// draw_lines
module draw_lines(
      input                                      i_clk,
      input                                      i_reset,
      input                    [P_X_COORD_W-1:0] i_x0,
      input                    [P_X_COORD_W-1:0] i_x1,
      input                    [P_Y_COORD_W-1:0] i_y0,
      input                    [P_Y_COORD_W-1:0] i_y1,
      input                                      i_start,
      input                                      i_load_fifo,
      output                                     o_waiting,
      output                                     o_fifo_full,
      output                                     o_wr,
      output                [P_LOG2_RAM_DEPTH-1:0] o_addr
    );
For scale: about 4200 cells after synthesis, roughly 920 flip-flops, roughly 70 I/O pins, about 44000 µm² of cells after synthesis.
==> flow/config.mk <==
export PLATFORM = sky130hd
export DESIGN_NAME = draw_lines
export DESIGN_NICKNAME = draw_lines
export VERILOG_FILES = /design/flow/design.v
export SDC_FILE = /design/flow/constraint.sdc
export NUM_CORES = 4
export LEC_CHECK = 0
export ABC_AREA = 1
export CAP_MARGIN = 20
export CORE_MARGIN = 2
export CORE_UTILIZATION = 70
export CTS_CLUSTER_SIZE = 72
export SETUP_SLACK_MARGIN = 0.8
export SLEW_MARGIN = 20
==> flow/constraint.sdc <==
create_clock -name core_clock -period 3.36 [get_ports {i_clk}]
set_input_delay 0.6720 -clock core_clock [delete_from_list [all_inputs] [get_ports {i_clk}]]
set_output_delay 0.6720 -clock core_clock [all_outputs]
set_load 0.01 [all_outputs]
run.sh (not shown) runs the stock make flow with config.mk's settings and CLKGATE_MAP_FILE=.
The starting point produced a layout that fails on negative setup slack.
Next try:
Settings changed: CORE_UTILIZATION 70 to 72, CTS_CLUSTER_DIAMETER set to 372, CTS_CLUSTER_SIZE 72 to 15, PLACE_DENSITY_LB_ADDON set to 0.01, SETUP_SLACK_MARGIN 0.8 to -0.24.
Clock period 3.36 ns to 2.59 ns, I/O delays scaled along.
Result:
- The new run produced a layout that fails on negative setup slack
- synthesized area does not change
- power grows by 23%
- die size shrinks by 2.7%
- count of clock-buffer cells in the layout grows by 7
- routed wire length grows by 2.4%
- setup slack gets worse by 620 ps
- cell area grows by 0.60%
- clock skew shrinks by 7.3 ps
- via count grows by 2.6%
- core utilization grows by 2.7 points
Next try:
Settings changed: CAP_MARGIN 20 to 5, CTS_CLUSTER_DIAMETER 372 to 29, CTS_CLUSTER_SIZE 15 to 72, SETUP_SLACK_MARGIN -0.24 to 0.57.
=> Now the flow stopped in 4_1_cts. Die size does not change. Area after synthesis does not change. Synthesized cell count stays the same.

## job 101
Starting RTL as in the previous note.
Design draw_lines, start of the top module:
module draw_lines(
      input                                      i_clk,
      input                                      i_reset,
      input                    [P_X_COORD_W-1:0] i_x0,
      input                    [P_X_COORD_W-1:0] i_x1,
      input                    [P_Y_COORD_W-1:0] i_y0,
      input                    [P_Y_COORD_W-1:0] i_y1,
      input                                      i_start,
      input                                      i_load_fifo,
      output                                     o_waiting,
      output                                     o_fifo_full,
      output                                     o_wr,
      output                [P_LOG2_RAM_DEPTH-1:0] o_addr
    );
    parameter P_X_COORD_W = 11;
    parameter P_Y_COORD_W = 11;
    parameter P_SCREEN_W = 640;
    parameter P_SCREEN_H = 480;
    parameter P_DATA_W = 1;
    parameter P_LOG2_RAM_DEPTH = 19;
    parameter P_FIFO_ADDR_W = 4;
    localparam STATE__WAITING = 0;
    localparam STATE__CLEAR   = 1;
    localparam STATE__LOAD    = 2;
    localparam STATE__DRAW    = 3;
    reg [1:0] curr_state;
    reg [1:0] next_state;
  ...
export LEC_CHECK = 0
export ABC_AREA = 0
export CAP_MARGIN = 20
export CELL_PAD_IN_SITES_GLOBAL_PLACEMENT = 1
export CORE_MARGIN = 9
export CORE_UTILIZATION = 61
export GPL_ROUTABILITY_DRIVEN = 1
export GPL_TIMING_DRIVEN = 1
export MAX_ROUTING_LAYER = met5
export PLACE_DENSITY = 0.75
export SETUP_SLACK_MARGIN = -0.23
export SLEW_MARGIN = 20
export TNS_END_PERCENT = 65
create_clock -name core_clock -period 5.96 [get_ports {i_clk}]
The following lists how job 102 was set up differently from job 101:
Settings: ABC_AREA removed (was 0); TNS_END_PERCENT removed (was 65); SETUP_SLACK_MARGIN removed (was -0.23); MAX_ROUTING_LAYER removed (was met5); GPL_TIMING_DRIVEN removed (was 1); CELL_PAD_IN_SITES_GLOBAL_PLACEMENT removed (was 1); GPL_ROUTABILITY_DRIVEN removed (was 1); CORE_UTILIZATION changed from 61 to 40; CORE_MARGIN changed from 9 to 2; PLACE_DENSITY removed (was 0.75); the clock period (ns, I/O delays scaled along) changed from 5.96 to 4.7.
Results
Job 102: done, clean on timing, DRC and antenna. Of job 101 and job 102, job 101 shows the higher met3 layer wire length in the routed design, with job 102 below it. Net load switching power, job 102 vs job 101: up by more than a quarter. The lower maximum number of pins on one net before global-route repair came out of job 102.
Power figures rest on the tool's default switching activity, not on a simulated workload.
